## pwm_hw
module pwm_hw(
input clk,      			 
input reset,  			     
input red,                   
input green,                 
input blue,                  
output [19:0] Red_High_HW,   
output [19:0] Red_Low_HW,    
output [19:0] Green_High_HW, 
output [19:0] Green_Low_HW,  
output [19:0] Blue_High_HW,  
output [19:0] Blue_Low_HW    
             );
Settings: LEC_CHECK=0, ABC_AREA=1, CAP_MARGIN=20, CORE_MARGIN=2, CORE_UTILIZATION=72, CTS_CLUSTER_DIAMETER=243, CTS_CLUSTER_SIZE=72, MAX_ROUTING_LAYER=met4, PLACE_DENSITY_LB_ADDON=0.01, SETUP_SLACK_MARGIN=0.27, SLEW_MARGIN=20; clock period 0.94 ns.
run.sh (not shown) runs the stock make flow with config.mk's settings and CLKGATE_MAP_FILE=.
The baseline ended with an error in detailed placement (3_5_place_dp).
Then changed:
Settings changed: CORE_UTILIZATION 72 to 64, CTS_CLUSTER_DIAMETER 243 to not set, CTS_CLUSTER_SIZE 72 to not set, MAX_ROUTING_LAYER met4 to not set, PLACE_DENSITY set to 0.6, PLACE_DENSITY_LB_ADDON 0.01 to not set, SETUP_SLACK_MARGIN 0.27 to not set.
Clock period 0.94 ns to 2.43 ns, I/O delays scaled along.
Result: The changed run finished clean. Synthesized cell count is unchanged. Die area goes up by 12%. Synthesized area does not change.
Then changed:
Settings changed: ABC_AREA 1 to not set, CTS_CLUSTER_SIZE set to 31, SETUP_SLACK_MARGIN set to 0.31.
Clock period 2.43 ns to 0.997 ns, I/O delays scaled along.
Result: Now the flow failed in clock tree synthesis (4_1_cts) (DPL-0038); die area rises by 2.2%; synthesized area rises by 2.3%; synthesized cell count falls by 23%.
Then changed:
Settings changed: CORE_UTILIZATION 64 to 33, CTS_CLUSTER_SIZE 31 to not set, SETUP_SLACK_MARGIN 0.31 to not set.
Clock period 0.997 ns to 1.79 ns, I/O delays scaled along.
Effect: The new run finished with timing, DRC and antenna clean. Die area went up by 90%. Area after synthesis is unchanged. Synthesized cell count does not change.
Then changed:
Settings changed: CORE_UTILIZATION 33 to 72, CTS_CLUSTER_SIZE set to 21, HOLD_SLACK_MARGIN set to -0.09.
Clock period 1.79 ns to 1.55 ns, I/O delays scaled along.
Effect:
- The changed run never finished: it broke off in clock tree synthesis (4_1_cts) on DPL-0038
- synthesized cell count is unchanged
- synthesized area does not change
- die size came out lower by 53%

* * *

pwm_hw again, from the RTL that the note above started with.
Design pwm_hw, start of the top module:
module pwm_hw(
input clk,      			 
input reset,  			     
input red,                   
input green,                 
input blue,                  
output [19:0] Red_High_HW,   
output [19:0] Red_Low_HW,    
output [19:0] Green_High_HW, 
output [19:0] Green_Low_HW,  
output [19:0] Blue_High_HW,  
output [19:0] Blue_Low_HW    
             );
HW_PWM Red(.clk(clk),.reset(reset),.Colour_input(red),.High_Count(Red_High_HW),.Low_Count(Red_Low_HW));           
HW_PWM Green(.clk(clk),.reset(reset),.Colour_input(green),.High_Count(Green_High_HW), .Low_Count(Green_Low_HW));  
HW_PWM Blue(.clk(clk),.reset(reset),.Colour_input(blue),.High_Count(Blue_High_HW), .Low_Count(Blue_Low_HW));      
endmodule
Settings: LEC_CHECK=0, CAP_MARGIN=30, CELL_PAD_IN_SITES_DETAIL_PLACEMENT=2, CORE_MARGIN=2, CORE_UTILIZATION=46, CTS_CLUSTER_SIZE=34, GPL_ROUTABILITY_DRIVEN=0, MAX_ROUTING_LAYER=met5, PLACE_DENSITY=0.6, SLEW_MARGIN=20; clock period 2.07 ns.
The starting point aborted during clock tree synthesis with DPL-0033.
==> next run, changes <==
--- a/flow/config.mk
+++ b/flow/config.mk
@@ -8,2 +8 @@
-export CAP_MARGIN = 30
-export CELL_PAD_IN_SITES_DETAIL_PLACEMENT = 2
+export CAP_MARGIN = 20
@@ -11,4 +10 @@
-export CORE_UTILIZATION = 46
-export CTS_CLUSTER_SIZE = 34
-export GPL_ROUTABILITY_DRIVEN = 0
-export MAX_ROUTING_LAYER = met5
+export CORE_UTILIZATION = 40
==> flow/constraint.sdc (replaced) <==
create_clock -name core_clock -period 2.0 [get_ports {clk}]
set_input_delay 0.4000 -clock core_clock [delete_from_list [all_inputs] [get_ports {clk}]]
set_output_delay 0.4000 -clock core_clock [all_outputs]
set_load 0.01 [all_outputs]
Now the flow completed without violations.
Synthesized area does not change.
Die size increases by 15%.
Synthesized cell count is unchanged.
==> next run, changes <==
--- a/flow/config.mk
+++ b/flow/config.mk
@@ -10,2 +10,5 @@
-export CORE_UTILIZATION = 40
-export PLACE_DENSITY = 0.6
+export CORE_UTILIZATION = 61
+export CTS_CLUSTER_DIAMETER = 395
+export CTS_CLUSTER_SIZE = 100
+export PLACE_DENSITY = 0.86
+export SETUP_SLACK_MARGIN = 0.35
@@ -12,0 +16 @@
+export TNS_END_PERCENT = 5
Global-route usage came out higher by 9.0 points.
Routed wire length went up by 3.8%.
Clock skew hardly moves.
Synthesized cell count stays the same.
Setup slack gains 7.7 ps.
Via count went up by 3.4%.
Area after synthesis does not change.
Core utilization rose by 28 points.
Non-clock buffer count stays the same.
Register-to-register slack gains 40 ps.
==> next run, changes <==
--- a/flow/config.mk
+++ b/flow/config.mk
@@ -10 +10 @@
-export CORE_UTILIZATION = 61
+export CORE_UTILIZATION = 40
@@ -13 +13 @@
-export PLACE_DENSITY = 0.86
+export PLACE_DENSITY = 0.6
@@ -16 +15,0 @@
-export TNS_END_PERCENT = 5
Outcome: First-iteration DRC count went down by 52%; power went up by 7.6%; core utilization went down by 28 points.
==> next run, changes <==
--- a/flow/config.mk
+++ b/flow/config.mk
@@ -7,0 +8 @@
+export ABC_AREA = 1
@@ -8,0 +10 @@
+export CELL_PAD_IN_SITES_GLOBAL_PLACEMENT = 1
@@ -10,2 +12,2 @@
-export CORE_UTILIZATION = 40
-export CTS_CLUSTER_DIAMETER = 395
+export CORE_UTILIZATION = 52
+export CTS_CLUSTER_DIAMETER = 340
@@ -13,2 +15 @@
-export PLACE_DENSITY = 0.6
-export SETUP_SLACK_MARGIN = 0.35
+export HOLD_SLACK_MARGIN = -0.05
@@ -15,0 +17 @@
+export TNS_END_PERCENT = 20
Total power goes up by 15%.
Fmax goes down by 8.1%.
Synthesized cell count goes up by 30%.
Cell area goes down by 4.4%.
Clock power goes up by about 1%.
Critical path depth goes down by 3.
Setup slack got worse by 140 ps.
Sequential cell count is unchanged.
Hold slack improved by 89 ps.
==> next run, changes <==
==> flow/config.mk (replaced) <==
export PLATFORM = sky130hd
export DESIGN_NAME = pwm_hw
export DESIGN_NICKNAME = pwm_hw
export VERILOG_FILES = /design/flow/design.v
export SDC_FILE = /design/flow/constraint.sdc
export NUM_CORES = 4
export LEC_CHECK = 0
export CAP_MARGIN = 5
export CORE_ASPECT_RATIO = 0.51
export CORE_MARGIN = 9
export CORE_UTILIZATION = 38
export CTS_CLUSTER_SIZE = 22
export GPL_TIMING_DRIVEN = 0
export HOLD_SLACK_MARGIN = -0.06
export MAX_ROUTING_LAYER = met4
export PLACE_DENSITY_LB_ADDON = 0.0
export SETUP_SLACK_MARGIN = 0.07
export SLEW_MARGIN = 20
export TNS_END_PERCENT = 75
=>
- synthesized area increases by about 2.3%
- setup slack loses 120 ps
- sequential power decreases by about 8%
- cell area increases by 3.0%
- cell count decreases by about 10%
- routed wire length increases by 2.8%
- utilization decreases by 18 points
- clock-buffer cell count increases by 1
Power is estimated from default activity; no workload was simulated.
